$ cat design/flow/design.v
module fullreg #(  parameter N = 16 )(
    input [N-1:0] d,
    output reg [N-1:0] q,
    input clk,
    input en,
    input clr,  
    input rst   
    );
always @(posedge clk,posedge rst) begin
    if(rst)
        q<=0;
    else    
    if(en==1)begin
        if(clr)
            q<=0;
        else
            q<=d;
    end
end
endmodule
module exp_adder_bias (
    input  wire [7:0] exp1,    
    input  wire [7:0] exp2,    
    output wire [7:0] exp_out  
);
    wire [8:0] sum;            
    wire [8:0] sum_minus_bias;
    assign sum = exp1 + exp2;
    assign sum_minus_bias = sum - 9'd127;
    assign exp_out = sum_minus_bias[7:0];
endmodule
module exp_normalizer (
    input  wire        msb_mult,    
    input  wire [7:0]  exp_in,      
    output wire [7:0]  exp_out      
);
    assign exp_out = msb_mult ? (exp_in + 8'd1) : exp_in;
endmodule
module mantissa_normalizer (
    input  wire [47:0] mult_out,    
    output wire [23:0] mant_out     
);
    assign mant_out = mult_out[47] ? 
                      mult_out[47:24] : 
                      mult_out[46:23];
endmodule
module mult24 (
    input  wire [23:0] a,    
    input  wire [23:0] b,    
    output wire [47:0] p     
);
    assign p = $unsigned(a) * $unsigned(b);
endmodule
module fp32mult (
    input  wire [31:0] x1,
    input  wire [31:0] x2,
    input  wire        en,
    input  wire        rst,
    input  wire        clk,
    output wire [31:0] y,
    output wire        ready
);
    wire [31:0] x1_reg;
    wire [31:0] x2_reg;
    fullreg #(32) reg_x1 (.clk(clk), .rst(rst), .clr(1'b0), .en(en), .d(x1), .q(x1_reg));
    fullreg #(32) reg_x2 (.clk(clk), .rst(rst), .clr(1'b0), .en(en), .d(x2), .q(x2_reg));
    wire sign1 = x1_reg[31];
    wire sign2 = x2_reg[31];
    wire [7:0] exp1 = x1_reg[30:23];
    wire [7:0] exp2 = x2_reg[30:23];
    wire [23:0] mant1 = {1'b1, x1_reg[22:0]};  
    wire [23:0] mant2 = {1'b1, x2_reg[22:0]};
    wire sign_result = sign1 ^ sign2;
    wire [7:0] exp_sum;
      wire en_d1;
    wire en_d2;
    exp_adder_bias exp_add_inst (
        .exp1(exp1),
        .exp2(exp2),
        .exp_out(exp_sum)
    );
    wire [47:0] mant_product;
    mult24 mult_inst (
        .a(mant1),
        .b(mant2),
        .p(mant_product)
    );
    wire [7:0] exp_norm;
    exp_normalizer exp_norm_inst (
        .msb_mult(mant_product[47]),
        .exp_in(exp_sum),
        .exp_out(exp_norm)
    );
    wire [23:0] mant_norm;
    mantissa_normalizer mant_norm_inst (
        .mult_out(mant_product),
        .mant_out(mant_norm)
    );
    wire [31:0] result_comb;
    assign result_comb = {sign_result, exp_norm, mant_norm[22:0]};
    fullreg #(32) reg_out (
        .clk(clk),
        .rst(rst),
        .clr(1'b0),
        .en(en_d1),
        .d(result_comb),
        .q(y)
    );
    fullreg #(1) reg_en_stage1 (
        .clk(clk),
        .rst(rst),
        .clr(1'b0),
        .en(1'b1),
        .d(en),
        .q(en_d1)
    );
    fullreg #(1) reg_en_stage2 (
        .clk(clk),
        .rst(rst),
        .clr(1'b0),
        .en(1'b1),
        .d(en_d1),
        .q(en_d2)
    );
    assign ready = en_d2;
endmodule
$ cat design/flow/run.sh
#!/bin/bash
# the make line also repeats each setting of config.mk as NAME=value (left out here)
make -C /OpenROAD-flow-scripts/flow DESIGN_CONFIG=/design/flow/config.mk WORK_HOME=/design/flow/orfs CLKGATE_MAP_FILE= finish
$ cat design/flow/config.mk
export PLATFORM = sky130hd
export DESIGN_NAME = fp32mult
export DESIGN_NICKNAME = fp32mult
export VERILOG_FILES = /design/flow/design.v
export SDC_FILE = /design/flow/constraint.sdc
export NUM_CORES = 4
export LEC_CHECK = 0
export ABC_AREA = 1
export CAP_MARGIN = 20
export CORE_MARGIN = 2
export CORE_UTILIZATION = 72
export CTS_CLUSTER_DIAMETER = 234
export CTS_CLUSTER_SIZE = 33
export PLACE_DENSITY_LB_ADDON = 0.08
export SLEW_MARGIN = 20
$ cat design/flow/constraint.sdc
create_clock -name core_clock -period 5.42 [get_ports {clk}]
set_input_delay 1.0840 -clock core_clock [delete_from_list [all_inputs] [get_ports {clk}]]
set_output_delay 1.0840 -clock core_clock [all_outputs]
set_load 0.01 [all_outputs]
==> results of run 1 <==
==> layer usage <==
metal,track usage [%],GRT overflow
met4,78.9,105
met3,72.5,16
met2,96.3,148
met5,50.7,1
met1,82.0,16
==> per-stage QoR <==
step	instance area, µm²	hold WS (ps)
after global placement	28100	462
after detailed placement	28100	468
after CTS	30000	494
after floorplan	25200	349
==> repair_timing <==
item	in CTS
pin swaps	105
endpoints found under the setup margin	31
hold endpoints to repair	0
hold buffers	0
setup buffers	69
cloned	6
resized	265
==> impl_metrics.env, run 1 <==
# implementation run metrics
export IMPL_dieArea_um2=35300
export IMPL_post_place_ws_ps=-1200
export IMPL_yosysChipArea_um2=24400
export IMPL_fa_ha_area_share_pct=49.0
export IMPL_numSynthFlops=98
export IMPL_cts_sinks=98
export IMPL_place_inst=3869
export IMPL_row_count=67
export IMPL_io_pins=100
export IMPL_clockRootBuffer="clkbuf_16"
export IMPL_die_w_um=188
export IMPL_synth_async_reset_ratio_pct=100
export IMPL_ys_warn_count=2
export IMPL_fp_nets=3897
export IMPL_top_cells_by_area="fa_1, inv_1, nand2_1"
export IMPL_ys_cells=3165
export IMPL_place_hpwl_um=62700
export IMPL_syn_inst=3165
export IMPL_top_cell="inv_1"
export IMPL_gp_congestion=0.973
export IMPL_aoi_share_pct=2.76
export IMPL_mux_share_pct=2.12
export IMPL_netlist_area_um2=24400
export IMPL_cts_buffer_depth=2
export IMPL_die_height_um=188
export IMPL_syn_avg_cell_area_um2=7.70
export IMPL_tool_error="[ERROR GRT-0232] Routing congestion too high. Check the congestion heatmap in the GUI."
export IMPL_synth_top_area_share_pct=39.6
export IMPL_cts_htree_levels=3
export IMPL_fp_util_pct=72.9
export IMPL_cts_inserted_buffers=9
export IMPL_flop_cell="dfrtp_1"
export IMPL_synth_seq_share_pct=10.1
export IMPL_synth_edff_count=0
export IMPL_top_area_cell="fa_1"
export IMPL_run_status="did not finish"
export IMPL_ys_sh_xor_pct=0.683
export IMPL_ys_types=36
export IMPL_simple_gate_share_pct=18.4
export IMPL_haltStage="global routing"
export IMPL_grt_overflow=286
export IMPL_synthTopCellsByCount="inv_1, nand2_1, fa_1"
export IMPL_core_um2=33400
export IMPL_top_logic_kind="adder cells"
export IMPL_port_buffers=99
export IMPL_grt_usage_pct=82.7
==> run 2: changes to the inputs <==
ABC_AREA = not set   (was 1)
CORE_UTILIZATION = 40   (was 72)
CTS_CLUSTER_DIAMETER = not set   (was 234)
CTS_CLUSTER_SIZE = not set   (was 33)
PLACE_DENSITY_LB_ADDON = not set   (was 0.08)
clock period = 8.44 ns   (was 5.42 ns; I/O delays follow)
==> run 2 against run 1 <==
Now clean on timing, DRC and antenna. Synthesized area is 7.1% lower. Synthesized cell count down 22%. Die size rose by 66%.
==> impl_metrics.env, run 2 <==
# source this file to load flow results
export IMPL_tightest_slew_ps=1050
export IMPL_top_cell="inv_1"
export IMPL_postCtsResizedCells=0
export IMPL_ys_cells=2454
export IMPL_fp_nets=3186
export IMPL_top_area_cell="fa_1"
export IMPL_flop_cell="dfrtp_1"
export IMPL_simple_gate_share_pct=14.8
export IMPL_numSynthFlops=98
export IMPL_worstSetupStartpoint="reg_x1.q[7]$_DFFE_PP0P_"
export IMPL_hold_depth=1
export IMPL_netlist_area_um2=22700
export IMPL_crit_required_ps=8750
export IMPL_routedWlPerCell_um=19.9
export IMPL_row_count=87
export IMPL_die_w_um=242
export IMPL_drc=0
export IMPL_timing_final_crit_share_pct=95.0
export IMPL_grt_overflow=0
export IMPL_rsz0062_at_grt="no"
export IMPL_first_pass_iters=5
export IMPL_run_status="timing/DRC/antenna clean"
export IMPL_hp_class="flip-flop to flip-flop"
export IMPL_crit_type="flip-flop to flip-flop"
export IMPL_relSlewSlack_pct=30.2
export IMPL_die_height_um=242
export IMPL_antenna_found_initial=0
export IMPL_place_hpwl_um=53500
export IMPL_vias_per_cell=5.09
export IMPL_grt_pass1_vias=19000
export IMPL_area_delta_synth_final_pct=10.4
export IMPL_fill_cells=5552
export IMPL_drtIter0Drc=857
export IMPL_final_antenna_net_count=0
export IMPL_syn_inst=2454
export IMPL_clk_latency_ps=390
export IMPL_r2r_start="reg_x1.q[7]$_DFFE_PP0P_"
export IMPL_ys_warn_count=2
export IMPL_post_cts_buffers=0
export IMPL_hold_buffers=0
export IMPL_cts_tree="done"
export IMPL_synth_edff_count=0
export IMPL_synth_top_area_share_pct=42.6
export IMPL_cts_inserted_buffers=9
export IMPL_fin_tns_setup_ps=0
export IMPL_yosysChipArea_um2=22700
export IMPL_grt_max_degree=84
export IMPL_max_freq_ghz=0.125
export IMPL_maxCapViolCount=0
export IMPL_synth_async_reset_ratio_pct=100
export IMPL_synthTopCellsByCount="inv_1, fa_1, nand2_1"
export IMPL_cp_max_fo=20
export IMPL_top_cells_by_area="fa_1, dfrtp_1, ha_1"
export IMPL_post_route_util_pct=44.5
export IMPL_gp_congestion=0.939
export IMPL_wl_um=65400
export IMPL_ys_types=72
export IMPL_end_kind="flip-flop"
export IMPL_path_buffers=6
export IMPL_crit_chain="inv_1, nor2_1, fa_1, fa_1, inv_1, fa_1, inv_1, fa_1, fa_1, fa_1, inv_1, fa_1, inv_1, ha_1, and3_1, nand3_1, nand2b_1, o21ai_0, a21oi_1, o21bai_1, xor2_1, buf_4, nand2_1, a31oi_1"
export IMPL_rrSetupSlack_ps=420
export IMPL_aoi_share_pct=5.47
export IMPL_crit_end="reg_out.q[3]$_DFFE_PP0P_"
export IMPL_crit_top_cell="fa_1"
export IMPL_fin_skew_ps=23.3
export IMPL_holdPathEnd="reg_x1.q[25]$_DFFE_PP0P_"
export IMPL_synth_seq_share_pct=10.8
export IMPL_ff2ff_path_depth=24
export IMPL_ys_sh_xor_pct=1.35
export IMPL_period_needed_ps=8020
export IMPL_cp_arrival_ps=8340
export IMPL_cts_sinks=98
export IMPL_insertedDiodeCount=0
export IMPL_hold_viol_final=0
export IMPL_start_kind="flip-flop"
export IMPL_mux_share_pct=2.82
export IMPL_critPathTopFamily="adder cells"
export IMPL_crit_path_top_delay_cell="dfrtp_1"
export IMPL_multiInputGateArea_um2=17500
export IMPL_core_um2=56200
export IMPL_cts_clk_slew_worst_paths_ps=90
export IMPL_finalSetupViolCount=0
export IMPL_io_pins=100
export IMPL_grt_usage_pct=23.4
export IMPL_r2r_end="reg_out.q[3]$_DFFE_PP0P_"
export IMPL_path_depth=24
export IMPL_grt_pass1_wl_um=106000
export IMPL_critPathMaxStageDelay_ps=950
export IMPL_fp_util_pct=40.3
export IMPL_regArea_um2=2450
export IMPL_layout_nets=3251
export IMPL_worstHoldStart="reg_x1.q[25]$_DFFE_PP0P_"
export IMPL_dieArea_um2=58500
export IMPL_top_logic_kind="adder cells"
export IMPL_fa_ha_area_share_pct=52.7
export IMPL_num_vias=16700
export IMPL_syn_avg_cell_area_um2=9.23
export IMPL_port_buffers=99
export IMPL_cts_buffer_depth=2
export IMPL_openroad_warnings=27
export IMPL_clockRootBuffer="clkbuf_16"
export IMPL_slew_viol_final=0
export IMPL_cts_htree_levels=3
[run 2: layout make-up]
class	count	share of cell area [%]
Multi-Input combinational cell	1632	69.8
Sequential cell	98	9.81
Inverter	607	9.12
Timing Repair Buffer	171	6.16
Tap cell	756	3.78
Clock buffer	9	0.900
Clock inverter	7	0.395
[run 2: routing by layer]
layer	vias to the layer above	GRT usage [%]	wire (µm)	part of all wire, %
met1	8665	28.8	26000	40
met4	0	7.75	2410	3.7
li1	7386	-	-	-
met5	-	0	0	0
met2	513	41.4	32800	50
met3	141	4.29	4120	6.3
[run 2: stage by stage]
step | hold slack [ps] | worst slack (ps) | cells | cell area [µm²]
after floorplan | 387 | 1540 | 2454 | 22700
after global placement | 489 | 235 | 3264 | 24700
after detailed placement | 477 | 190 | 3264 | 24700
after CTS | 516 | 150 | 3280 | 25000
after global routing | 540 | 118 | 3280 | 25000
final | 516 | 419 | 3280 | 25000
==> run 3: changes to the inputs <==
ABC_AREA = 1   (was not set)
CORE_UTILIZATION = 72   (was 40)
CTS_CLUSTER_DIAMETER = 234   (was not set)
MAX_ROUTING_LAYER = met4   (was not set)
PLACE_DENSITY_LB_ADDON = 0.06   (was not set)
clock period = 5.51 ns   (was 8.44 ns; I/O delays follow)
==> run 3 against run 2 <==
The run now fails in global routing. Synthesized cell count rose by 29%. Die size fell by 40%. Synthesized area rose by 7.6%.
==> impl_metrics.env, run 3 <==
# implementation run metrics
export IMPL_fa_ha_area_share_pct=49.0
export IMPL_synth_edff_count=0
export IMPL_fp_nets=3897
export IMPL_ys_sh_xor_pct=0.683
export IMPL_top_area_cell="fa_1"
export IMPL_aoi_share_pct=2.76
export IMPL_row_count=67
export IMPL_numSynthFlops=98
export IMPL_hold_buffers=0
export IMPL_clockRootBuffer="clkbuf_16"
export IMPL_flop_cell="dfrtp_1"
export IMPL_cts_inserted_buffers=9
export IMPL_yosysChipArea_um2=24400
export IMPL_fp_util_pct=72.9
export IMPL_ys_warn_count=2
export IMPL_top_cells_by_area="fa_1, inv_1, nand2_1"
export IMPL_core_um2=33400
export IMPL_top_cell="inv_1"
export IMPL_mux_share_pct=2.12
export IMPL_top_logic_kind="adder cells"
export IMPL_haltStage="global routing"
export IMPL_grt_overflow=2
export IMPL_cts_sinks=98
export IMPL_ys_cells=3165
export IMPL_tool_error="[ERROR GRT-0116] Global routing finished with congestion. Check the congestion regions in the DRC Viewer."
export IMPL_port_buffers=99
export IMPL_synth_async_reset_ratio_pct=100
export IMPL_synthTopCellsByCount="inv_1, nand2_1, fa_1"
export IMPL_die_w_um=188
export IMPL_grt_usage_pct=66.0
export IMPL_netlist_area_um2=24400
export IMPL_cts_htree_levels=3
export IMPL_gp_congestion=0.959
export IMPL_simple_gate_share_pct=18.4
export IMPL_syn_avg_cell_area_um2=7.70
export IMPL_run_status="did not finish"
export IMPL_cts_buffer_depth=2
export IMPL_place_hpwl_um=65100
export IMPL_dieArea_um2=35300
export IMPL_synth_top_area_share_pct=39.6
export IMPL_syn_inst=3165
export IMPL_io_pins=100
export IMPL_ys_types=36
export IMPL_die_height_um=188
export IMPL_synth_seq_share_pct=10.1
-- run 3: per-stage QoR --
step | setup slack [ps] | instances | cell area, µm²
floorplan | -344 | 3165 | 25200
global placement | -1070 | 3885 | 28200
detailed placement | -1160 | 3885 | 28200
CTS | -965 | 3958 | 29600
-- run 3: what timing repair did --
action                                  CTS
gates resized                           140
pin swaps                                74
gates cloned                              4
endpoints found under the setup margin   31
setup buffers                            54
-- run 3: layer usage --
| layer | GRT overflow | global-route usage (%) |
|---|---|---|
| met3 | 0 | 44.8 |
| met5 | - | - |
| met2 | 2 | 84.8 |
| met4 | 0 | 57.1 |
| met1 | 0 | 67.3 |
==> run 4: changes to the inputs <==
ABC_AREA = 0   (was 1)
CAP_MARGIN = 0   (was 20)
CELL_PAD_IN_SITES_GLOBAL_PLACEMENT = 1   (was not set)
CORE_ASPECT_RATIO = 0.73   (was not set)
CORE_MARGIN = 10   (was 2)
CORE_UTILIZATION = 38   (was 72)
CTS_CLUSTER_DIAMETER = not set   (was 234)
CTS_CLUSTER_SIZE = 45   (was not set)
GPL_TIMING_DRIVEN = 0   (was not set)
MAX_ROUTING_LAYER = not set   (was met4)
PLACE_DENSITY_LB_ADDON = not set   (was 0.06)
SETUP_SLACK_MARGIN = 1.65   (was not set)
SLEW_MARGIN = 25   (was 20)
TNS_END_PERCENT = 10   (was not set)
clock period = 10.0 ns   (was 5.51 ns; I/O delays follow)
==> run 4 against run 3 <==
Die size up 98%. Synthesized cell count down 22%. Now clean on timing, DRC and antenna. Synthesized area down 7.1%.
==> impl_metrics.env, run 4 <==
# source this file to load flow results
export IMPL_clockRootBuffer="clkbuf_16"
export IMPL_crit_end="reg_out.q[12]$_DFFE_PP0P_"
export IMPL_hold_viol_final=0
export IMPL_synth_async_reset_ratio_pct=100
export IMPL_grt_overflow=0
export IMPL_crit_path_top_delay_cell="fa_1"
export IMPL_dieArea_um2=69900
export IMPL_ys_types=72
export IMPL_fp_nets=3186
export IMPL_yosysChipArea_um2=22700
export IMPL_layout_cells_non_filler=3366
export IMPL_fin_skew_ps=20.4
export IMPL_period_needed_ps=8240
export IMPL_cts_tree="done"
export IMPL_ys_warn_count=2
export IMPL_relSlewSlack_pct=32.7
export IMPL_port_buffers=99
export IMPL_finalSetupViolCount=0
export IMPL_area_delta_synth_final_pct=11.6
export IMPL_maxCapViolCount=0
export IMPL_vias_per_cell=5.13
export IMPL_run_status="timing/DRC/antenna clean"
export IMPL_cts_htree_levels=3
export IMPL_aoi_share_pct=5.47
export IMPL_max_freq_ghz=0.121
export IMPL_final_antenna_net_count=0
export IMPL_wl_um=83400
export IMPL_die_height_um=229
export IMPL_clk_latency_ps=390
export IMPL_place_hpwl_um=70300
export IMPL_hold_depth=2
export IMPL_cts_sinks=98
export IMPL_grt_pass1_wl_um=123000
export IMPL_critPathMaxStageDelay_ps=630
export IMPL_crit_top_cell="fa_1"
export IMPL_cts_clk_slew_worst_paths_ps=90
export IMPL_synth_edff_count=0
export IMPL_hold_buffers=0
export IMPL_rrSetupSlack_ps=1760
export IMPL_timing_final_crit_share_pct=82.4
export IMPL_hp_class="flip-flop to flip-flop"
export IMPL_layout_nets=3307
export IMPL_flop_cell="dfrtp_1"
export IMPL_end_kind="flip-flop"
export IMPL_regArea_um2=2480
export IMPL_worstSetupStartpoint="reg_x2.q[12]$_DFFE_PP0P_"
export IMPL_routedWlPerCell_um=24.8
export IMPL_mux_share_pct=2.82
export IMPL_synth_seq_share_pct=10.8
export IMPL_antenna_found_initial=9
export IMPL_top_cell="inv_1"
export IMPL_start_kind="flip-flop"
export IMPL_top_area_cell="fa_1"
export IMPL_grt_max_degree=52
export IMPL_drtIter0Drc=1355
export IMPL_crit_required_ps=10240
export IMPL_ys_sh_xor_pct=1.35
export IMPL_tightest_slew_ps=1010
export IMPL_path_buffers=10
export IMPL_row_count=76
export IMPL_gp_congestion=0.932
export IMPL_cp_arrival_ps=8480
export IMPL_synthTopCellsByCount="inv_1, fa_1, nand2_1"
export IMPL_cts_buffer_depth=2
export IMPL_top_logic_kind="adder cells"
export IMPL_worstHoldStart="reg_out.q[7]$_DFFE_PP0P_"
export IMPL_holdWs_ps=492
export IMPL_r2r_end="reg_out.q[12]$_DFFE_PP0P_"
export IMPL_path_depth=27
export IMPL_die_w_um=306
export IMPL_rsz0062_at_grt="yes"
export IMPL_numSynthFlops=98
export IMPL_fill_cells=5992
export IMPL_syn_inst=2454
export IMPL_slew_viol_final=0
export IMPL_grt_usage_pct=24.1
export IMPL_fa_ha_area_share_pct=52.7
export IMPL_r2r_start="reg_x2.q[12]$_DFFE_PP0P_"
export IMPL_top_cells_by_area="fa_1, dfrtp_1, ha_1"
export IMPL_num_vias=17300
export IMPL_ff2ff_path_depth=27
export IMPL_cp_max_fo=10
export IMPL_critPathTopFamily="adder cells"
export IMPL_synth_top_area_share_pct=42.6
export IMPL_ys_cells=2454
export IMPL_simple_gate_share_pct=14.8
export IMPL_place_inst=3334
export IMPL_syn_avg_cell_area_um2=9.23
export IMPL_fin_tns_setup_ps=0
export IMPL_grt_pass1_vias=18100
export IMPL_first_pass_iters=5
export IMPL_openroad_warnings=29
export IMPL_drc=0
export IMPL_core_um2=59000
export IMPL_holdPathEnd="reg_out.q[7]$_DFFE_PP0P_"
export IMPL_multiInputGateArea_um2=17500
export IMPL_netlist_area_um2=22700
export IMPL_io_pins=100
export IMPL_cts_inserted_buffers=9
export IMPL_crit_type="flip-flop to flip-flop"
export IMPL_fp_util_pct=38.4
-- run 4: timing repair --
item / 4_1_cts / 5_1_grt
gates resized: 72 / 67
endpoints found under the setup margin: 31 / 27
buffers inserted: 0 / 10
cloned: 0 / 0
pin swaps: 0 / 3
-- run 4: layout make-up --
cell class	count	area share, %
Tap cell	780	3.86
Clock buffer	10	0.945
Clock inverter	6	0.322
Buffer	117	2.21
Multi-Input combinational cell	1632	69.4
Antenna cell	6	0.0594
Sequential cell	98	9.80
Timing Repair Buffer	110	4.37
Inverter	607	9.07
-- run 4: layer usage --
layer	up-vias	global-route usage, %	share of wire, %
met5	-	0	0.020
met4	2	6.78	2.7
met3	81	5.22	7.3
met2	579	34.2	42
met1	9089	36.0	48
li1	7514	-	-
-- run 4: per-stage QoR --
step	util (%)	area (µm²)	worst slack [ps]
after floorplan	-	22700	3100
after global placement	41.8	24600	958
after detailed placement	41.8	24600	845
after CTS	42.5	25100	1630
after global routing	42.9	25300	1610
final	42.9	25300	1760
==> run 5: changes to the inputs <==
ABC_AREA = 1   (was 0)
CAP_MARGIN = 20   (was 0)
CELL_PAD_IN_SITES_GLOBAL_PLACEMENT = not set   (was 1)
CORE_ASPECT_RATIO = not set   (was 0.73)
CORE_MARGIN = 9   (was 10)
CORE_UTILIZATION = 40   (was 38)
CTS_CLUSTER_DIAMETER = 116   (was not set)
CTS_CLUSTER_SIZE = 66   (was 45)
GPL_ROUTABILITY_DRIVEN = 1   (was not set)
GPL_TIMING_DRIVEN = not set   (was 0)
HOLD_SLACK_MARGIN = -0.03   (was not set)
MAX_ROUTING_LAYER = met4   (was not set)
MIN_ROUTING_LAYER = met2   (was not set)
PLACE_DENSITY_LB_ADDON = 0.17   (was not set)
SETUP_SLACK_MARGIN = not set   (was 1.65)
SLEW_MARGIN = 5   (was 25)
TNS_END_PERCENT = 45   (was 10)
==> run 5 against run 4 <==
Synthesized area increased by 7.6%. Sequential share of layout area is 0.74 points lower. Wire length is 9.9% lower. Count of clock-buffer cells in the layout is 1 higher. Fmax rose by 9.3%. Design area up 7.0%. Clock skew grew 19 ps. Largest cell class unchanged. Highest routed layer is now met4.
==> impl_metrics.env, run 5 <==
# source this file to load flow results
export IMPL_grtUsageMet3_pct=47.0
export IMPL_top_cells_by_area="fa_1, inv_1, nand2_1"
export IMPL_fin_skew_ps=39.0
export IMPL_port_buffers=99
export IMPL_cts_buffer_depth=2
export IMPL_fp_util_pct=40.4
export IMPL_worst_slack_ps=2460
export IMPL_core_um2=60400
export IMPL_busiest_layer="met3"
export IMPL_cp_max_fo=36
export IMPL_period_needed_ps=7540
export IMPL_routedWlPerCell_um=18.5
export IMPL_hp_class="flip-flop to flip-flop"
export IMPL_post_place_ws_ps=2680
export IMPL_syn_inst=3165
export IMPL_hold_viol_final=0
export IMPL_use_met2_pct=39.2
export IMPL_aoi_share_pct=2.76
export IMPL_met1_usage_pct=0
export IMPL_post_cts_buffers=0
export IMPL_start_kind="flip-flop"
export IMPL_simple_gate_share_pct=18.4
export IMPL_place_hpwl_um=59600
export IMPL_layout_cells_non_filler=4068
export IMPL_rrSetupSlack_ps=2460
export IMPL_grt_usage_pct=34.5
export IMPL_rsz0062_at_grt="no"
export IMPL_area_delta_synth_final_pct=11.0
export IMPL_slew_viol_final=0
export IMPL_netlist_area_um2=24400
export IMPL_synth_top_area_share_pct=39.6
export IMPL_grt_max_degree=62
export IMPL_place_inst=3971
export IMPL_crit_type="flip-flop to flip-flop"
export IMPL_run_status="timing/DRC/antenna clean"
export IMPL_mux_share_pct=2.12
export IMPL_die_w_um=265
export IMPL_cts_htree_levels=3
export IMPL_end_kind="flip-flop"
export IMPL_holdWs_ps=491
export IMPL_layout_nets=3940
export IMPL_synth_async_reset_ratio_pct=100
export IMPL_numSynthFlops=98
export IMPL_stdcell_area_um2=27100
export IMPL_worstSetupStartpoint="reg_x2.q[3]$_DFFE_PP0P_"
export IMPL_ff2ff_path_depth=27
export IMPL_drtIter0Drc=4470
export IMPL_flop_cell="dfrtp_1"
export IMPL_die_height_um=265
export IMPL_cts_clk_slew_worst_paths_ps=100
export IMPL_num_vias=26700
export IMPL_cts_sinks=98
export IMPL_ys_warn_count=2
export IMPL_hold_buffers=0
export IMPL_timing_final_crit_share_pct=75.4
export IMPL_cts_tree="done"
export IMPL_fp_nets=3897
export IMPL_maxCapViolCount=0
export IMPL_synth_edff_count=0
export IMPL_clk_latency_ps=420
export IMPL_antenna_found_initial=15
export IMPL_critPathTopFamily="adder cells"
export IMPL_crit_required_ps=10330
export IMPL_top_cell="inv_1"
export IMPL_grt_pass1_vias=31100
export IMPL_placed_area_um2=26300
export IMPL_crit_top_cell="nand2_1"
export IMPL_top_area_cell="fa_1"
export IMPL_relSlewSlack_pct=24.7
export IMPL_tightest_slew_ps=1130
export IMPL_fill_cells=6198
export IMPL_path_buffers=6
export IMPL_fin_tns_setup_ps=0
export IMPL_grt_overflow=0
export IMPL_final_antenna_net_count=0
export IMPL_crit_end="reg_out.q[30]$_DFFE_PP0P_"
export IMPL_r2r_end="reg_out.q[30]$_DFFE_PP0P_"
export IMPL_fa_ha_area_share_pct=49.0
export IMPL_row_count=90
export IMPL_worstHoldStart="reg_out.q[27]$_DFFE_PP0P_"
export IMPL_dieArea_um2=70200
export IMPL_max_freq_ghz=0.133
export IMPL_critPathMaxStageDelay_ps=1100
export IMPL_ys_types=36
export IMPL_ys_sh_xor_pct=0.683
export IMPL_r2r_start="reg_x2.q[3]$_DFFE_PP0P_"
export IMPL_openroad_warnings=27
export IMPL_gp_congestion=0.997
export IMPL_finalSetupViolCount=0
export IMPL_top_logic_kind="adder cells"
export IMPL_yosysChipArea_um2=24400
export IMPL_wl_um=75100
export IMPL_drc=0
export IMPL_io_pins=100
export IMPL_hold_depth=2
export IMPL_clockRootBuffer="clkbuf_16"
export IMPL_holdPathEnd="reg_out.q[27]$_DFFE_PP0P_"
export IMPL_syn_avg_cell_area_um2=7.70
export IMPL_cts_inserted_buffers=9
export IMPL_ys_cells=3165
export IMPL_synthTopCellsByCount="inv_1, nand2_1, fa_1"
export IMPL_synth_seq_share_pct=10.1
export IMPL_path_depth=27
export IMPL_first_pass_iters=7
export IMPL_grt_pass1_wl_um=120000
export IMPL_postCtsResizedCells=0
export IMPL_crit_path_top_delay_cell="dfrtp_1"
export IMPL_vias_per_cell=6.57
export IMPL_cp_arrival_ps=7880
-- run 5: per-stage QoR --
step / util (%)
2_1_floorplan: -
3_3_place_gp: 43.3
3_5_place_dp: 43.6
4_1_cts: 44.2
5_1_grt: 44.8
6_report: 44.8
-- run 5: layout make-up --
type | instances | area, µm² | area share, %
clock buffers | 11 | 243 | 0.897
flip-flops and latches | 98 | 2450 | 9.06
repair buffers | 145 | 1650 | 6.11
clock inverters | 5 | 86.3 | 0.319
well taps | 782 | 978 | 3.61
inverters | 980 | 3680 | 13.6
diodes | 73 | 183 | 0.675
multi-input cells | 1974 | 17800 | 65.7
-- run 5: layer usage --
metal  part of all wire, %  up-vias  wire, µm
li1                      -     9041         -
met1                     0    10100         0
met2                    51     6922     38600
met3                    41      638     30800
met4                   7.5        0      5640
met5                     0        -         0
==> run 6: changes to the inputs <==
ABC_AREA = not set   (was 1)
CORE_MARGIN = 2   (was 9)
CORE_UTILIZATION = 36   (was 40)
CTS_CLUSTER_DIAMETER = not set   (was 116)
CTS_CLUSTER_SIZE = not set   (was 66)
GPL_ROUTABILITY_DRIVEN = not set   (was 1)
HOLD_SLACK_MARGIN = not set   (was -0.03)
MAX_ROUTING_LAYER = not set   (was met4)
MIN_ROUTING_LAYER = not set   (was met2)
PLACE_DENSITY_LB_ADDON = not set   (was 0.17)
SLEW_MARGIN = 20   (was 5)
TNS_END_PERCENT = not set   (was 45)
clock period = 12.3 ns   (was 10.0 ns; I/O delays follow)
==> run 6 against run 5 <==
Critical path depth shrank 5. Global-route usage shrank 14 points. Flip-flop count is the same. Synthesized area shrank 7.1%. Hold slack better by 9.6 ps. Clock skew decreased by 26 ps. Die size decreased by 7.4%. Largest cell class unchanged.
==> impl_metrics.env, run 6 <==
# source this file to load flow results
export IMPL_first_pass_iters=7
export IMPL_hold_viol_final=0
export IMPL_cts_htree_levels=3
export IMPL_path_depth=22
export IMPL_openroad_warnings=27
export IMPL_grt_usage_pct=20.9
export IMPL_synth_top_area_share_pct=42.6
export IMPL_clk_latency_ps=370
export IMPL_cts_inserted_buffers=9
export IMPL_ys_cells=2454
export IMPL_tightest_slew_ps=1100
export IMPL_row_count=91
export IMPL_layout_nets=3207
export IMPL_synth_seq_share_pct=10.8
export IMPL_vias_per_cell=4.99
export IMPL_wl_um=64000
export IMPL_aoi_share_pct=5.47
export IMPL_dieArea_um2=64900
export IMPL_mux_share_pct=2.82
export IMPL_worstSetupStartpoint="reg_x2.q[8]$_DFFE_PP0P_"
export IMPL_ys_warn_count=2
export IMPL_simple_gate_share_pct=14.8
export IMPL_stdcell_area_um2=24800
export IMPL_crit_type="flip-flop to flip-flop"
export IMPL_top_cell="inv_1"
export IMPL_grt_overflow=0
export IMPL_ff2ff_path_depth=22
export IMPL_rsz0062_at_grt="no"
export IMPL_drc=0
export IMPL_max_freq_ghz=0.113
export IMPL_fa_ha_area_share_pct=52.7
export IMPL_finalSetupViolCount=0
export IMPL_synth_async_reset_ratio_pct=100
export IMPL_hp_class="flip-flop to flip-flop"
export IMPL_crit_required_ps=12490
export IMPL_timing_final_crit_share_pct=71.9
export IMPL_antenna_found_initial=0
export IMPL_hold_buffers=0
export IMPL_place_hpwl_um=49200
export IMPL_synth_edff_count=0
export IMPL_crit_path_top_delay_cell="dfrtp_1"
export IMPL_start_kind="flip-flop"
export IMPL_flop_cell="dfrtp_1"
export IMPL_cts_clk_slew_worst_paths_ps=70
export IMPL_cp_arrival_ps=9030
export IMPL_io_pins=100
export IMPL_slew_viol_final=0
export IMPL_gp_congestion=0.912
export IMPL_insertedDiodeCount=0
export IMPL_port_buffers=99
export IMPL_period_needed_ps=8840
export IMPL_numSynthFlops=98
export IMPL_final_antenna_net_count=0
export IMPL_critPathMaxStageDelay_ps=1010
export IMPL_top_logic_kind="adder cells"
export IMPL_crit_end="reg_out.q[24]$_DFFE_PP0P_"
export IMPL_maxCapViolCount=0
export IMPL_die_w_um=255
export IMPL_top_cells_by_area="fa_1, dfrtp_1, ha_1"
export IMPL_worstHoldStart="reg_out.q[25]$_DFFE_PP0P_"
export IMPL_num_vias=16500
export IMPL_syn_inst=2454
export IMPL_synthTopCellsByCount="inv_1, fa_1, nand2_1"
export IMPL_fp_util_pct=36.6
export IMPL_netlist_area_um2=22700
export IMPL_fin_skew_ps=12.5
export IMPL_r2r_start="reg_x2.q[8]$_DFFE_PP0P_"
export IMPL_cts_sinks=98
export IMPL_cts_buffer_depth=2
export IMPL_path_buffers=5
export IMPL_cts_tree="done"
export IMPL_rrSetupSlack_ps=3460
export IMPL_critPathTopFamily="adder cells"
export IMPL_cp_max_fo=24
export IMPL_holdPathEnd="reg_out.q[25]$_DFFE_PP0P_"
export IMPL_placed_area_um2=24400
export IMPL_yosysChipArea_um2=22700
export IMPL_r2r_end="reg_out.q[24]$_DFFE_PP0P_"
export IMPL_ys_sh_xor_pct=1.35
export IMPL_run_status="timing/DRC/antenna clean"
export IMPL_grt_max_degree=84
export IMPL_top_area_cell="fa_1"
export IMPL_ys_types=72
export IMPL_grt_pass1_vias=18600
export IMPL_post_cts_buffers=0
export IMPL_clockRootBuffer="clkbuf_16"
export IMPL_core_um2=61900
export IMPL_grt_pass1_wl_um=104000
export IMPL_routedWlPerCell_um=19.3
export IMPL_crit_chain="clkinv_1, nor2_1, fa_1, fa_1, inv_1, fa_1, inv_1, fa_1, ha_1, fa_1, inv_1, fa_1, inv_1, ha_1, a21o_1, nor4_2, o41ai_2, o2111a_2, or3_4, nand2_2, mux2i_1, a21oi_1"
export IMPL_syn_avg_cell_area_um2=9.23
export IMPL_fin_tns_setup_ps=0
export IMPL_end_kind="flip-flop"
export IMPL_drtIter0Drc=979
export IMPL_postCtsResizedCells=0
export IMPL_die_height_um=255
export IMPL_relSlewSlack_pct=26.4
export IMPL_hold_depth=1
export IMPL_fill_cells=6245
export IMPL_crit_top_cell="fa_1"
export IMPL_fp_nets=3186
export IMPL_area_delta_synth_final_pct=9.29
## run 6: metrics by stage
step | setup slack [ps] | std cells | util (%) | hold WS (ps)
floorplan | 5400 | 2454 | - | 387
global placement | 3660 | 3300 | 39.5 | 487
detailed placement | 3570 | 3300 | 39.5 | 482
CTS | 3560 | 3316 | 39.9 | 506
global route | 3160 | 3317 | 40.0 | 532
finish | 3460 | 3317 | 40.0 | 501
## run 6: cell type report
| cell class | count | area [µm²] | share of cell area [%] |
|---|---|---|---|
| Multi-Input combinational cell | 1632 | 17500 | 70.6 |
| Inverter | 607 | 2280 | 9.21 |
| Timing Repair Buffer | 127 | 1210 | 4.87 |
| Clock inverter | 7 | 65.1 | 0.263 |
| Sequential cell | 98 | 2460 | 9.95 |
| Clock buffer | 9 | 225 | 0.910 |
| Tap cell | 837 | 1050 | 4.23 |
## run 6: metal layers
layer	part of all wire, %	track usage [%]	up-vias
met5	0	0	-
met4	2.9	6.03	0
met3	5.7	2.61	118
met2	49	35.8	529
met1	43	27.9	8614
li1	-	-	7286
==> run 7: changes to the inputs <==
CORE_UTILIZATION = 72   (was 36)
CTS_CLUSTER_SIZE = 82   (was not set)
PLACE_DENSITY_LB_ADDON = 0.08   (was not set)
SETUP_SLACK_MARGIN = 1.96   (was not set)
clock period = 6.81 ns   (was 12.3 ns; I/O delays follow)
==> run 7 against run 6 <==
The layout now fails its checks (setup timing). Global-route usage is 25 points higher. Clock skew is 5.9 ps higher. Non-clock buffer count is 290 higher. Design area is 13% higher. Count of clock-buffer cells in the layout stayed put. Synthesized cell count stayed put. Worst setup slack worse by 4000 ps. Critical path type unchanged. Synthesized area stayed put. Wire length is 28% higher. Critical path depth is 3 higher.
==> impl_metrics.env, run 7 <==
# source this file to load flow results
export IMPL_fin_skew_ps=18.4
export IMPL_row_count=64
export IMPL_grt_overflow=0
export IMPL_layout_nets=3497
export IMPL_vias_per_cell=6.37
export IMPL_synth_async_reset_ratio_pct=100
export IMPL_num_vias=20200
export IMPL_crit_top_cell="fa_1"
export IMPL_slew_viol_final=0
export IMPL_hp_class="flip-flop to flip-flop"
export IMPL_top_logic_kind="adder cells"
export IMPL_cts_clk_slew_worst_paths_ps=90
export IMPL_numSynthFlops=98
export IMPL_simple_gate_share_pct=14.8
export IMPL_core_um2=30700
export IMPL_hold_depth=1
export IMPL_layout_cells_non_filler=3169
export IMPL_cts_htree_levels=3
export IMPL_synth_top_area_share_pct=42.6
export IMPL_grt_max_degree=84
export IMPL_period_needed_ps=7340
export IMPL_openroad_warnings=30
export IMPL_drc=0
export IMPL_hold_viol_final=0
export IMPL_path_depth=25
export IMPL_ys_warn_count=2
export IMPL_top_cells_by_area="fa_1, dfrtp_1, ha_1"
export IMPL_wl_um=82000
export IMPL_maxCapViolCount=0
export IMPL_yosysChipArea_um2=22700
export IMPL_grt_pass1_wl_um=115000
export IMPL_crit_path_top_delay_cell="fa_1"
export IMPL_flop_cell="dfrtp_1"
export IMPL_max_freq_ghz=0.136
export IMPL_run_status="finished with violations"
export IMPL_worstSetupStartpoint="reg_x1.q[15]$_DFFE_PP0P_"
export IMPL_rsz0062_at_grt="yes"
export IMPL_top_cell="inv_1"
export IMPL_place_hpwl_um=54500
export IMPL_grt_usage_pct=46.4
export IMPL_cp_arrival_ps=7650
export IMPL_path_buffers=9
export IMPL_r2r_end="reg_out.q[21]$_DFFE_PP0P_"
export IMPL_die_w_um=181
export IMPL_fp_util_pct=73.7
export IMPL_ys_cells=2454
export IMPL_aoi_share_pct=5.47
export IMPL_routedWlPerCell_um=25.9
export IMPL_clk_latency_ps=390
export IMPL_holdPathEnd="reg_x2.q[27]$_DFFE_PP0P_"
export IMPL_area_delta_synth_final_pct=23.8
export IMPL_critPathMaxStageDelay_ps=750
export IMPL_so_violations="setup timing"
export IMPL_worst_slack_ps=-531
export IMPL_mux_share_pct=2.82
export IMPL_critPathTopFamily="adder cells"
export IMPL_fp_nets=3186
export IMPL_antenna_found_initial=4
export IMPL_crit_required_ps=7120
export IMPL_timing_final_crit_share_pct=108
export IMPL_syn_inst=2454
export IMPL_io_pins=100
export IMPL_cts_sinks=98
export IMPL_cts_inserted_buffers=9
export IMPL_syn_avg_cell_area_um2=9.23
export IMPL_die_height_um=181
export IMPL_cts_tree="done"
export IMPL_drtIter0Drc=2480
export IMPL_hold_buffers=0
export IMPL_cp_max_fo=7
export IMPL_relSlewSlack_pct=29.8
export IMPL_crit_end="reg_out.q[21]$_DFFE_PP0P_"
export IMPL_synthTopCellsByCount="inv_1, fa_1, nand2_1"
export IMPL_port_buffers=99
export IMPL_fa_ha_area_share_pct=52.7
export IMPL_top_area_cell="fa_1"
export IMPL_end_kind="flip-flop"
export IMPL_grt_pass1_vias=22000
export IMPL_tightest_slew_ps=1050
export IMPL_r2r_start="reg_x1.q[15]$_DFFE_PP0P_"
export IMPL_worstHoldStart="reg_x2.q[27]$_DFFE_PP0P_"
export IMPL_gp_congestion=0.979
export IMPL_finalSetupViolCount=31
export IMPL_holdWs_ps=522
export IMPL_place_inst=3063
export IMPL_ff2ff_path_depth=25
export IMPL_synth_edff_count=0
export IMPL_rrSetupSlack_ps=-530
export IMPL_netlist_area_um2=22700
export IMPL_ys_sh_xor_pct=1.35
export IMPL_start_kind="flip-flop"
export IMPL_crit_type="flip-flop to flip-flop"
export IMPL_final_antenna_net_count=0
export IMPL_first_pass_iters=8
export IMPL_clockRootBuffer="clkbuf_16"
export IMPL_cts_buffer_depth=2
export IMPL_ys_types=72
export IMPL_synth_seq_share_pct=10.8
export IMPL_dieArea_um2=32900
export IMPL_post_place_ws_ps=-391
## run 7: per-stage QoR
stage / setup TNS [ps] / instance area (µm²) / util (%)
after global routing: -15750 / 28000 / 91.2
final: -12640 / 28000 / 91.2
after CTS: -2160 / 27300 / 88.8
after floorplan: 0 / 23300 / -
after detailed placement: -8740 / 26100 / 84.8
after global placement: -4030 / 26100 / 84.8
## run 7: layout make-up
cell class / count / area (µm²)
multi-input cells: 1632 / 18300
fillers: 1223 / 2720
diodes: 3 / 7.51
clock inverters: 7 / 72.6
repair buffers: 417 / 4130
flip-flops and latches: 98 / 2490
clock buffers: 9 / 225
inverters: 607 / 2280
well taps: 396 / 495
## run 7: what timing repair did
action / in CTS / in global routing
cloned: 0 / 3
gates resized: 125 / 116
pin swaps: 92 / 88
setup endpoints to repair: 31 / 31
buffers inserted: 53 / 31
## run 7: routing by layer
metal / part of all wire [%] / vias to the layer above / track usage (%)
met5: 0.016 / - / 0
met4: 12 / 2 / 36.2
met1: 29 / 9682 / 51.6
li1: - / 7883 / -
met2: 45 / 1764 / 77.0
met3: 13 / 846 / 11.3
==> run 8: changes to the inputs <==
CAP_MARGIN = 35   (was 20)
CTS_CLUSTER_SIZE = not set   (was 82)
GPL_ROUTABILITY_DRIVEN = 1   (was not set)
MIN_ROUTING_LAYER = met1   (was not set)
PLACE_DENSITY_LB_ADDON = 0.28   (was 0.08)
SETUP_SLACK_MARGIN = 1.07   (was 1.96)
TNS_END_PERCENT = 95   (was not set)
clock period = 7.2 ns   (was 6.81 ns; I/O delays follow)
==> run 8 against run 7 <==
Critical path type unchanged. Largest cell class unchanged. Worst setup slack got worse by 310 ps. Fails layout checks on capacitance limit, slew limit, setup timing. Highest routed layer unchanged. Cell count fell by 2.4%.
==> impl_metrics.env, run 8 <==
# source this file to load flow results
export IMPL_run_status="finished with violations"
export IMPL_so_violations="capacitance limit, slew limit, setup timing"
export IMPL_worstSetupStartpoint="reg_x2.q[0]$_DFFE_PP0P_"
export IMPL_crit_path_top_delay_cell="fa_1"
export IMPL_worstHoldStart="reg_x1.q[25]$_DFFE_PP0P_"
export IMPL_critPathMaxStageDelay_ps=900
export IMPL_top_area_cell="fa_1"
export IMPL_antenna_found_initial=17
export IMPL_simple_gate_share_pct=14.8
export IMPL_path_buffers=7
export IMPL_end_kind="flip-flop"
export IMPL_cts_htree_levels=3
export IMPL_syn_avg_cell_area_um2=9.23
export IMPL_ff2ff_path_depth=25
export IMPL_core_um2=30700
export IMPL_ys_warn_count=2
export IMPL_critPathTopFamily="adder cells"
export IMPL_regArea_um2=2530
export IMPL_syn_inst=2454
export IMPL_row_count=64
export IMPL_fin_skew_ps=16.8
export IMPL_port_buffers=99
export IMPL_area_delta_synth_final_pct=20.6
export IMPL_layout_nets=3413
export IMPL_synthTopCellsByCount="inv_1, fa_1, nand2_1"
export IMPL_drc=0
export IMPL_aoi_share_pct=5.47
export IMPL_ys_types=72
export IMPL_cp_arrival_ps=8330
export IMPL_hold_depth=1
export IMPL_netlist_area_um2=22700
export IMPL_hp_class="flip-flop to flip-flop"
export IMPL_fill_cells=1190
export IMPL_io_pins=100
export IMPL_rrSetupSlack_ps=-840
export IMPL_wl_um=89300
export IMPL_dieArea_um2=32900
export IMPL_hold_viol_final=0
export IMPL_die_w_um=181
export IMPL_slew_viol_final=2
export IMPL_final_antenna_net_count=0
export IMPL_hold_buffers=0
export IMPL_cts_sinks=98
export IMPL_holdPathEnd="reg_x1.q[25]$_DFFE_PP0P_"
export IMPL_crit_type="flip-flop to flip-flop"
export IMPL_routedWlPerCell_um=28.9
export IMPL_tightest_slew_ps=1660
export IMPL_multiInputGateArea_um2=18300
export IMPL_numSynthFlops=98
export IMPL_grt_pass1_vias=22000
export IMPL_openroad_warnings=30
export IMPL_top_cell="inv_1"
export IMPL_synth_edff_count=0
export IMPL_period_needed_ps=8040
export IMPL_ys_cells=2454
export IMPL_ys_sh_xor_pct=1.35
export IMPL_cts_inserted_buffers=9
export IMPL_fp_nets=3186
export IMPL_place_hpwl_um=50100
export IMPL_clk_latency_ps=390
export IMPL_die_height_um=181
export IMPL_gp_congestion=0.941
export IMPL_top_logic_kind="adder cells"
export IMPL_cp_max_fo=5
export IMPL_clockRootBuffer="clkbuf_16"
export IMPL_crit_required_ps=7490
export IMPL_cts_buffer_depth=2
export IMPL_start_kind="flip-flop"
export IMPL_rsz0062_at_grt="yes"
export IMPL_fa_ha_area_share_pct=52.7
export IMPL_maxCapViolCount=1
export IMPL_flop_cell="dfrtp_1"
export IMPL_grt_max_degree=84
export IMPL_r2r_end="reg_out.q[6]$_DFFE_PP0P_"
export IMPL_post_route_util_pct=88.9
export IMPL_cts_tree="done"
export IMPL_relSlewSlack_pct=-11.9
export IMPL_layout_cells_non_filler=3094
export IMPL_place_inst=2957
export IMPL_fp_util_pct=73.7
export IMPL_first_pass_iters=12
export IMPL_synth_async_reset_ratio_pct=100
export IMPL_r2r_start="reg_x2.q[0]$_DFFE_PP0P_"
export IMPL_crit_end="reg_out.q[6]$_DFFE_PP0P_"
export IMPL_worst_slack_ps=-841
export IMPL_cts_clk_slew_worst_paths_ps=90
export IMPL_yosysChipArea_um2=22700
export IMPL_grt_usage_pct=46.2
export IMPL_grt_overflow=0
export IMPL_max_freq_ghz=0.124
export IMPL_path_depth=25
export IMPL_vias_per_cell=6.78
export IMPL_crit_top_cell="fa_1"
export IMPL_num_vias=21000
export IMPL_timing_final_crit_share_pct=112
export IMPL_top_cells_by_area="fa_1, dfrtp_1, ha_1"
export IMPL_grt_pass1_wl_um=115000
export IMPL_synth_seq_share_pct=10.8
export IMPL_mux_share_pct=2.82
export IMPL_finalSetupViolCount=31
export IMPL_drtIter0Drc=3284
export IMPL_synth_top_area_share_pct=42.6
run 8: repair_timing:
| item | in CTS | in global routing |
|---|---|---|
| cloned | 1 | 6 |
| buffers inserted | 72 | 28 |
| endpoints found under the setup margin | 31 | 31 |
| resized | 114 | 107 |
| pin swaps | 55 | 46 |
run 8: per-layer routing:
metal / track usage, % / vias to the layer above / wire length, µm
li1: - / 7728 / -
met1: 51.2 / 9924 / 24600
met2: 76.9 / 2157 / 38300
met3: 11.8 / 1135 / 14100
met4: 35.4 / 18 / 11800
met5: 0 / - / 448
run 8: area by class of cell:
cell class                 instances  share of cell area, %
multi-input combinational       1632                   66.9
inverter                         607                   8.42
antenna                           12                  0.110
timing repair buffer             333                   12.3
sequential                        98                   9.27
tap                              396                   1.81
clock inverter                     7                  0.298
clock buffer                       9                  0.824
run 8: stage by stage:
| stage | hold slack (ps) | area, µm² | TNS [ps] | setup slack, ps |
|---|---|---|---|---|
| after global routing | 527 | 27300 | -14480 | -845 |
| after global placement | 477 | 25100 | 0 | 65.6 |
| final | 514 | 27300 | -12610 | -841 |
| after CTS | 506 | 26500 | 0 | 251 |
| after floorplan | 387 | 23300 | 0 | 676 |
| after detailed placement | 478 | 25100 | -110 | -52.2 |
==> run 9: changes to the inputs <==
CAP_MARGIN = 20   (was 35)
CORE_UTILIZATION = 12   (was 72)
GPL_ROUTABILITY_DRIVEN = not set   (was 1)
MIN_ROUTING_LAYER = not set   (was met1)
PLACE_DENSITY_LB_ADDON = not set   (was 0.28)
SETUP_SLACK_MARGIN = not set   (was 1.07)
TNS_END_PERCENT = not set   (was 95)
clock period = 13.6 ns   (was 7.2 ns; I/O delays follow)
==> run 9 against run 8 <==
Synthesized cell count unchanged. Register-to-register slack improved by 6100 ps. Core utilization down 75 points. Largest cell class unchanged. Now clean on timing, DRC and antenna. Global-route usage fell by 39 points. Design area decreased by 1.4%. Flip-flop count unchanged. Wire length down 25%. First-iteration DRC count is 66% lower. Hold slack got worse by 10 ps. Clock skew about the same.
==> impl_metrics.env, run 9 <==
# source this file to load flow results
export IMPL_run_status="timing/DRC/antenna clean"
export IMPL_final_antenna_net_count=0
export IMPL_area_delta_synth_final_pct=18.9
export IMPL_openroad_warnings=27
export IMPL_port_buffers=99
export IMPL_aoi_share_pct=5.47
export IMPL_grt_pass1_wl_um=105000
export IMPL_synth_seq_share_pct=10.8
export IMPL_top_logic_kind="adder cells"
export IMPL_hold_viol_final=0
export IMPL_post_route_util_pct=14.4
export IMPL_cts_htree_levels=3
export IMPL_crit_type="flip-flop to flip-flop"
export IMPL_antenna_found_initial=2
export IMPL_fp_nets=3186
export IMPL_gp_congestion=0.917
export IMPL_top_cell="inv_1"
export IMPL_hold_buffers=0
export IMPL_fa_ha_area_share_pct=52.7
export IMPL_cts_sinks=98
export IMPL_critPathMaxStageDelay_ps=830
export IMPL_netlist_area_um2=22700
export IMPL_post_cts_buffers=0
export IMPL_finalSetupViolCount=0
export IMPL_ys_sh_xor_pct=1.35
export IMPL_grt_pass1_vias=18300
export IMPL_clk_latency_ps=360
export IMPL_critPathTopFamily="adder cells"
export IMPL_rrSetupSlack_ps=5230
export IMPL_crit_end="reg_out.q[21]$_DFFE_PP0P_"
export IMPL_synthTopCellsByCount="inv_1, fa_1, nand2_1"
export IMPL_start_kind="flip-flop"
export IMPL_vias_per_cell=3.33
export IMPL_num_vias=16600
export IMPL_crit_required_ps=13830
export IMPL_slew_viol_final=0
export IMPL_core_um2=188000
export IMPL_r2r_end="reg_out.q[21]$_DFFE_PP0P_"
export IMPL_flop_cell="dfrtp_1"
export IMPL_fill_cells=21100
export IMPL_layout_cells_non_filler=4984
export IMPL_path_buffers=5
export IMPL_grt_overflow=0
export IMPL_dieArea_um2=192000
export IMPL_period_needed_ps=8370
export IMPL_die_height_um=438
export IMPL_crit_top_cell="fa_1"
export IMPL_postCtsResizedCells=0
export IMPL_cts_inserted_buffers=9
export IMPL_fin_skew_ps=17.0
export IMPL_place_hpwl_um=52300
export IMPL_end_kind="flip-flop"
export IMPL_worstHoldStart="reg_out.q[7]$_DFFE_PP0P_"
export IMPL_synth_top_area_share_pct=42.6
export IMPL_holdPathEnd="reg_out.q[7]$_DFFE_PP0P_"
export IMPL_io_pins=100
export IMPL_drc=0
export IMPL_ys_types=72
export IMPL_simple_gate_share_pct=14.8
export IMPL_syn_inst=2454
export IMPL_drtIter0Drc=1112
export IMPL_top_area_cell="fa_1"
export IMPL_syn_avg_cell_area_um2=9.23
export IMPL_numSynthFlops=98
export IMPL_hp_class="flip-flop to flip-flop"
export IMPL_holdWs_ps=504
export IMPL_top_cells_by_area="fa_1, dfrtp_1, ha_1"
export IMPL_fp_util_pct=12.1
export IMPL_fin_tns_setup_ps=0
export IMPL_cts_buffer_depth=2
export IMPL_row_count=159
export IMPL_mux_share_pct=2.82
export IMPL_max_freq_ghz=0.119
export IMPL_grt_max_degree=84
export IMPL_clockRootBuffer="clkbuf_16"
export IMPL_relSlewSlack_pct=28.6
export IMPL_rsz0062_at_grt="no"
export IMPL_cp_arrival_ps=8600
export IMPL_routedWlPerCell_um=13.4
export IMPL_crit_chain="clkinv_1, nor2_1, fa_1, fa_1, inv_1, fa_1, fa_1, inv_1, fa_1, fa_1, inv_1, fa_1, inv_1, ha_1, and4_1, nand3_1, or3b_1, o22ai_2, a211o_1, a2111o_1, a2111oi_4, o311ai_1, o211ai_2"
export IMPL_tightest_slew_ps=1070
export IMPL_path_depth=23
export IMPL_cts_clk_slew_worst_paths_ps=70
export IMPL_ys_warn_count=2
export IMPL_cp_max_fo=17
export IMPL_layout_nets=3213
export IMPL_timing_final_crit_share_pct=61.5
export IMPL_ys_cells=2454
export IMPL_synth_async_reset_ratio_pct=100
export IMPL_hold_depth=2
export IMPL_ff2ff_path_depth=23
export IMPL_place_inst=4965
export IMPL_maxCapViolCount=0
export IMPL_cts_tree="done"
export IMPL_yosysChipArea_um2=22700
export IMPL_r2r_start="reg_x2.q[0]$_DFFE_PP0P_"
export IMPL_grt_usage_pct=7.02
export IMPL_first_pass_iters=6
export IMPL_worstSetupStartpoint="reg_x2.q[0]$_DFFE_PP0P_"
export IMPL_wl_um=66800
export IMPL_crit_path_top_delay_cell="dfrtp_1"
export IMPL_synth_edff_count=0
export IMPL_die_w_um=438
-- run 9: per-layer routing --
layer / wire (µm) / GRT usage, % / vias to the layer above
met1: 25600 / 8.15 / 8574
met4: 3090 / 2.72 / 0
met5: 0 / 0 / -
li1: - / - / 7300
met2: 34100 / 12.8 / 577
met3: 4060 / 1.16 / 164
-- run 9: cell type report --
class	instances	area, µm²	area share, %
Tap cell	2495	3120	11.6
Antenna cell	3	7.51	0.0279
Timing Repair Buffer	133	1240	4.61
Multi-Input combinational cell	1632	17500	64.9
Inverter	607	2280	8.47
Sequential cell	98	2460	9.12
Clock buffer	9	225	0.836
Clock inverter	7	133	0.492
-- run 9: stage by stage --
step / cell area, µm² / setup slack, ps
2_1_floorplan: 22700 / 6700
3_3_place_gp: 26600 / 5430
3_5_place_dp: 26600 / 5360
4_1_cts: 26900 / 5340
5_1_grt: 26900 / 4900
6_report: 26900 / 5230
==> run 10: changes to the inputs <==
CAP_MARGIN = 35   (was 20)
CELL_PAD_IN_SITES_DETAIL_PLACEMENT = 2   (was not set)
CORE_UTILIZATION = 50   (was 12)
CTS_CLUSTER_DIAMETER = 286   (was not set)
CTS_CLUSTER_SIZE = 85   (was not set)
HOLD_SLACK_MARGIN = 0.09   (was not set)
PLACE_DENSITY = 0.43   (was not set)
SETUP_SLACK_MARGIN = 1.7   (was not set)
SLEW_MARGIN = 5   (was 20)
clock period = 14.9 ns   (was 13.6 ns; I/O delays follow)
==> run 10 against run 9 <==
The run now fails in detailed placement. Synthesized cell count is the same. Synthesized area is the same. Die size shrank 76%.
==> impl_metrics.env, run 10 <==
# implementation run metrics
export IMPL_fp_util_pct=50.9
export IMPL_io_pins=100
export IMPL_die_height_um=217
export IMPL_synth_async_reset_ratio_pct=100
export IMPL_yosysChipArea_um2=22700
export IMPL_die_w_um=217
export IMPL_ys_cells=2454
export IMPL_ys_warn_count=2
export IMPL_synth_seq_share_pct=10.8
export IMPL_synth_edff_count=0
export IMPL_run_status="did not finish"
export IMPL_synthTopCellsByCount="inv_1, fa_1, nand2_1"
export IMPL_numSynthFlops=98
export IMPL_syn_avg_cell_area_um2=9.23
export IMPL_fa_ha_area_share_pct=52.7
export IMPL_synth_top_area_share_pct=42.6
export IMPL_top_cell="inv_1"
export IMPL_dieArea_um2=47000
export IMPL_flop_cell="dfrtp_1"
export IMPL_top_logic_kind="adder cells"
export IMPL_netlist_area_um2=22700
export IMPL_ys_types=72
export IMPL_top_area_cell="fa_1"
export IMPL_aoi_share_pct=5.47
export IMPL_row_count=77
export IMPL_core_um2=44500
export IMPL_port_buffers=99
export IMPL_gp_congestion=0.851
export IMPL_tool_error="[ERROR DPL-0033] detailed placement checks failed during check placement."
export IMPL_top_cells_by_area="fa_1, dfrtp_1, ha_1"
export IMPL_ys_sh_xor_pct=1.35
export IMPL_fp_nets=3186
export IMPL_mux_share_pct=2.82
export IMPL_haltStage="detailed placement"
export IMPL_simple_gate_share_pct=14.8
export IMPL_syn_inst=2454
## run 10: per-stage QoR
stage	instances	area, µm²	hold slack, ps
floorplan	2454	22700	387
global placement	3064	24200	485
==> run 11: changes to the inputs <==
CAP_MARGIN = 20   (was 35)
CELL_PAD_IN_SITES_DETAIL_PLACEMENT = not set   (was 2)
CORE_ASPECT_RATIO = 0.83   (was not set)
CORE_UTILIZATION = 72   (was 50)
CTS_CLUSTER_DIAMETER = not set   (was 286)
CTS_CLUSTER_SIZE = 82   (was 85)
HOLD_SLACK_MARGIN = -0.04   (was 0.09)
MAX_ROUTING_LAYER = met4   (was not set)
PLACE_DENSITY = 0.36   (was 0.43)
SETUP_SLACK_MARGIN = 1.29   (was 1.7)
SLEW_MARGIN = 20   (was 5)
clock period = 7.29 ns   (was 14.9 ns; I/O delays follow)
==> run 11 against run 10 <==
Now clean on timing, DRC and antenna. Die size fell by 30%. Synthesized cell count did not move. Synthesized area did not move.
==> impl_metrics.env, run 11 <==
# source this file to load flow results
export IMPL_run_status="timing/DRC/antenna clean"
export IMPL_die_w_um=199
export IMPL_antenna_found_initial=1
export IMPL_crit_top_cell="fa_1"
export IMPL_fa_ha_area_share_pct=52.7
export IMPL_path_buffers=7
export IMPL_period_needed_ps=7130
export IMPL_crit_type="flip-flop to flip-flop"
export IMPL_fp_nets=3186
export IMPL_grt_overflow=0
export IMPL_hold_depth=1
export IMPL_post_route_util_pct=84.9
export IMPL_r2r_start="reg_x1.q[9]$_DFFE_PP0P_"
export IMPL_hold_viol_final=0
export IMPL_crit_required_ps=7480
export IMPL_finalSetupViolCount=0
export IMPL_ys_sh_xor_pct=1.35
export IMPL_cts_inserted_buffers=9
export IMPL_rsz0062_at_grt="yes"
export IMPL_top_logic_kind="adder cells"
export IMPL_tightest_slew_ps=1040
export IMPL_cts_htree_levels=3
export IMPL_grt_pass1_wl_um=102000
export IMPL_ys_warn_count=2
export IMPL_drtIter0Drc=1317
export IMPL_slew_viol_final=0
export IMPL_final_antenna_net_count=0
export IMPL_critPathTopFamily="adder cells"
export IMPL_numSynthFlops=98
export IMPL_mux_share_pct=2.82
export IMPL_num_vias=17900
export IMPL_drc=0
export IMPL_crit_path_top_delay_cell="dfrtp_4"
export IMPL_placed_area_um2=25200
export IMPL_aoi_share_pct=5.47
export IMPL_core_um2=31200
export IMPL_top_area_cell="fa_1"
export IMPL_cts_sinks=98
export IMPL_synth_top_area_share_pct=42.6
export IMPL_start_kind="flip-flop"
export IMPL_rrSetupSlack_ps=160
export IMPL_r2r_end="reg_out.q[0]$_DFFE_PP0P_"
export IMPL_ff2ff_path_depth=24
export IMPL_row_count=59
export IMPL_yosysChipArea_um2=22700
export IMPL_worstHoldStart="reg_x1.q[24]$_DFFE_PP0P_"
export IMPL_max_freq_ghz=0.140
export IMPL_cts_buffer_depth=2
export IMPL_gp_congestion=0.956
export IMPL_synth_edff_count=0
export IMPL_maxCapViolCount=0
export IMPL_area_delta_synth_final_pct=16.8
export IMPL_flop_cell="dfrtp_1"
export IMPL_openroad_warnings=32
export IMPL_top_cell="inv_1"
export IMPL_end_kind="flip-flop"
export IMPL_synth_async_reset_ratio_pct=100
export IMPL_grt_usage_pct=42.8
export IMPL_fp_util_pct=72.7
export IMPL_place_hpwl_um=50600
export IMPL_layout_nets=3371
export IMPL_path_depth=24
export IMPL_relSlewSlack_pct=30.4
export IMPL_hp_class="flip-flop to flip-flop"
export IMPL_dieArea_um2=32900
export IMPL_cts_clk_slew_worst_paths_ps=80
export IMPL_worstSetupStartpoint="reg_x1.q[9]$_DFFE_PP0P_"
export IMPL_crit_end="reg_out.q[0]$_DFFE_PP0P_"
export IMPL_clockRootBuffer="clkbuf_16"
export IMPL_cp_max_fo=7
export IMPL_port_buffers=99
export IMPL_timing_final_crit_share_pct=97.8
export IMPL_wl_um=64500
export IMPL_holdPathEnd="reg_x1.q[24]$_DFFE_PP0P_"
export IMPL_simple_gate_share_pct=14.8
export IMPL_die_height_um=166
export IMPL_ys_cells=2454
export IMPL_cts_tree="done"
export IMPL_io_pins=100
export IMPL_clk_latency_ps=370
export IMPL_syn_inst=2454
export IMPL_syn_avg_cell_area_um2=9.23
export IMPL_crit_chain="buf_12, and2_4, fa_1, inv_2, fa_1, inv_1, fa_1, fa_1, fa_1, fa_1, inv_2, fa_1, inv_2, ha_4, nand4_1, nand2b_4, o41ai_4, o2111a_2, buf_6, nor3_4, nor2_4, buf_4, mux2i_1, a21oi_1"
export IMPL_synthTopCellsByCount="inv_1, fa_1, nand2_1"
export IMPL_hold_buffers=0
export IMPL_synth_seq_share_pct=10.8
export IMPL_ys_types=72
export IMPL_routedWlPerCell_um=21.0
export IMPL_netlist_area_um2=22700
export IMPL_vias_per_cell=5.81
export IMPL_first_pass_iters=7
export IMPL_cp_arrival_ps=7320
export IMPL_top_cells_by_area="fa_1, dfrtp_1, ha_1"
export IMPL_fin_skew_ps=14.7
export IMPL_stdcell_area_um2=26500
export IMPL_grt_max_degree=84
export IMPL_critPathMaxStageDelay_ps=590
export IMPL_grt_pass1_vias=19400
[run 11: what timing repair did]
item                                    in CTS  in global routing
resized                                     76                 35
setup buffers                               38                 16
endpoints found under the setup margin      31                 31
pin swaps                                   33                 37
gates cloned                                 1                  1
[run 11: routing by layer]
metal  vias to the layer above  global-route usage (%)  part of all wire, %
met5                         -                       -                    0
met4                         0                    25.9                  6.9
met3                       308                    7.88                  8.2
met2                       931                    69.5                   49
met1                      8990                    50.2                   36
li1                       7624                       -                    -
[run 11: layout make-up]
class	count	area, µm²
diodes	1	2.50
clock buffers	10	239
clock inverters	6	71.3
fillers	1795	4700
inverters	607	2290
multi-input cells	1632	18000
flip-flops and latches	98	2510
well taps	427	534
repair buffers	291	2830
[run 11: stage by stage]
| step | setup TNS (ps) | hold slack, ps | worst slack, ps | cells |
|---|---|---|---|---|
| 6_report | 0 | 514 | 157 | 3072 |
| 4_1_cts | 0 | 520 | 291 | 3054 |
| 3_5_place_dp | -4.32 | 496 | -4.32 | 2999 |
| 5_1_grt | -92.4 | 529 | -63.6 | 3072 |
| 2_1_floorplan | 0 | 387 | 766 | 2454 |
| 3_3_place_gp | 0 | 476 | 93.9 | 2999 |
